==> flow/design.v (excerpt) <==
module main(
    input clk,
    input rst,
    input btnl,
	 input btnd,
	 input btnr,
	 input btnp,
	 input [3:0] speed,
    output [7:0] led,
	 output [6:0] seg,
	 output [3:0] an
    );
Size: about 200 flip-flops, roughly 29 I/O pins, ~0.0088 mm2 of cells after synthesis.
Settings: LEC_CHECK=0, ABC_AREA=1, CAP_MARGIN=20, CELL_PAD_IN_SITES_GLOBAL_PLACEMENT=1, CORE_ASPECT_RATIO=0.55, CORE_MARGIN=7, CORE_UTILIZATION=40, CTS_CLUSTER_DIAMETER=77, GPL_ROUTABILITY_DRIVEN=0, GPL_TIMING_DRIVEN=0, HOLD_SLACK_MARGIN=0.24, PLACE_DENSITY_LB_ADDON=0.02, SETUP_SLACK_MARGIN=-0.24, SLEW_MARGIN=40, TNS_END_PERCENT=100; clock period 10.0 ns.
run.sh (not shown) runs the stock make flow with config.mk's settings and CLKGATE_MAP_FILE=.
Edit:
- CELL_PAD_IN_SITES_GLOBAL_PLACEMENT: 1 -> unset
- CORE_ASPECT_RATIO: 0.55 -> unset
- CORE_MARGIN: 7 -> 2
- CORE_UTILIZATION: 40 -> 72
- CTS_CLUSTER_DIAMETER: 77 -> unset
- CTS_CLUSTER_SIZE: unset -> 90
- GPL_ROUTABILITY_DRIVEN: 0 -> unset
- GPL_TIMING_DRIVEN: 0 -> unset
- HOLD_SLACK_MARGIN: 0.24 -> unset
- PLACE_DENSITY: unset -> 0.35
- PLACE_DENSITY_LB_ADDON: 0.02 -> unset
- SETUP_SLACK_MARGIN: -0.24 -> 0.6
- SLEW_MARGIN: 40 -> 20
- TNS_END_PERCENT: 100 -> unset
- clock period: 10.0 -> 2.25 ns (I/O delays scaled with it)
- The changed run ran to the end with no violations
- setup slack gets worse by 6.1 ns
- sequential power rises to 4.4 times its value
- total power increases to 4.7 times its value
- routed wire length rose slightly

* * *

main again, from the RTL that the note above started with.
// main
module main(
    input clk,
    input rst,
    input btnl,
	 input btnd,
	 input btnr,
	 input btnp,
	 input [3:0] speed,
    output [7:0] led,
	 output [6:0] seg,
	 output [3:0] an
    );
clock: 2.79 ns
lec_check: 0
abc_area: 0
cap_margin: 30
cell_pad_in_sites_global_placement: 0
core_aspect_ratio: 0.55
core_margin: 5
core_utilization: 41
cts_cluster_size: 26
gpl_timing_driven: 0
hold_slack_margin: 0.22
max_routing_layer: met4
min_routing_layer: met2
place_density_lb_addon: 0.19
setup_slack_margin: 0.24
slew_margin: 0
Then changed:
Settings changed: CAP_MARGIN 30 to 20, CELL_PAD_IN_SITES_DETAIL_PLACEMENT set to 1, CELL_PAD_IN_SITES_GLOBAL_PLACEMENT 0 to 3, CORE_UTILIZATION 41 to 16, CTS_CLUSTER_SIZE 26 to 16, GPL_ROUTABILITY_DRIVEN set to 0, HOLD_SLACK_MARGIN 0.22 to not set, MIN_ROUTING_LAYER met2 to met1, PLACE_DENSITY_LB_ADDON 0.19 to 0.07, SETUP_SLACK_MARGIN 0.24 to not set.
Non-clock buffer count rose by 1.
Setup slack is worse by 140 ps.
Wire length rose by about 43%.
Final cell count rose by about 33%.
Flip-flop count does not change.
Then changed:
Settings changed: ABC_AREA 0 to 1, CAP_MARGIN 20 to 30, CELL_PAD_IN_SITES_DETAIL_PLACEMENT 1 to not set, CELL_PAD_IN_SITES_GLOBAL_PLACEMENT 3 to 0, CORE_UTILIZATION 16 to 41, CTS_CLUSTER_SIZE 16 to 26, GPL_ROUTABILITY_DRIVEN 0 to not set, HOLD_SLACK_MARGIN set to 0.22, MIN_ROUTING_LAYER met1 to met2, PLACE_DENSITY_LB_ADDON 0.07 to 0.19.
Effect: The new run finished clean; clock skew is lower by 13 ps; maximum frequency climbs by 17%; worst setup slack improved by 370 ps; non-clock buffer count fell by 14; sequential share of layout area goes up by 2.1 points; register-to-register slack gains 370 ps; design area shrinks by about 5%.
Then changed:
Settings changed: ABC_AREA 1 to 0, CORE_ASPECT_RATIO 0.55 to 1.02, CORE_MARGIN 5 to 2, CORE_UTILIZATION 41 to 72, CTS_CLUSTER_DIAMETER set to 45, CTS_CLUSTER_SIZE 26 to not set, GPL_TIMING_DRIVEN 0 to not set, HOLD_SLACK_MARGIN 0.22 to not set, MIN_ROUTING_LAYER met2 to not set, SETUP_SLACK_MARGIN set to 0.34.
Clock period 2.79 ns to 2.54 ns, I/O delays scaled along.
What happened: Worst setup slack loses 350 ps; non-clock buffer count grows by 3; clock power increases by 33%; total power grows by 19%; cell area fell by 1.5%; sequential power came out higher by 10%; first-iteration DRC count is lower by 48%; count of clock-buffer cells in the layout is higher by 6; hold slack is about the same; fmax goes down by 4.1%; global-route usage goes up by 7.0 points.
No activity file was given, so power comes from the tool's default toggle rates.
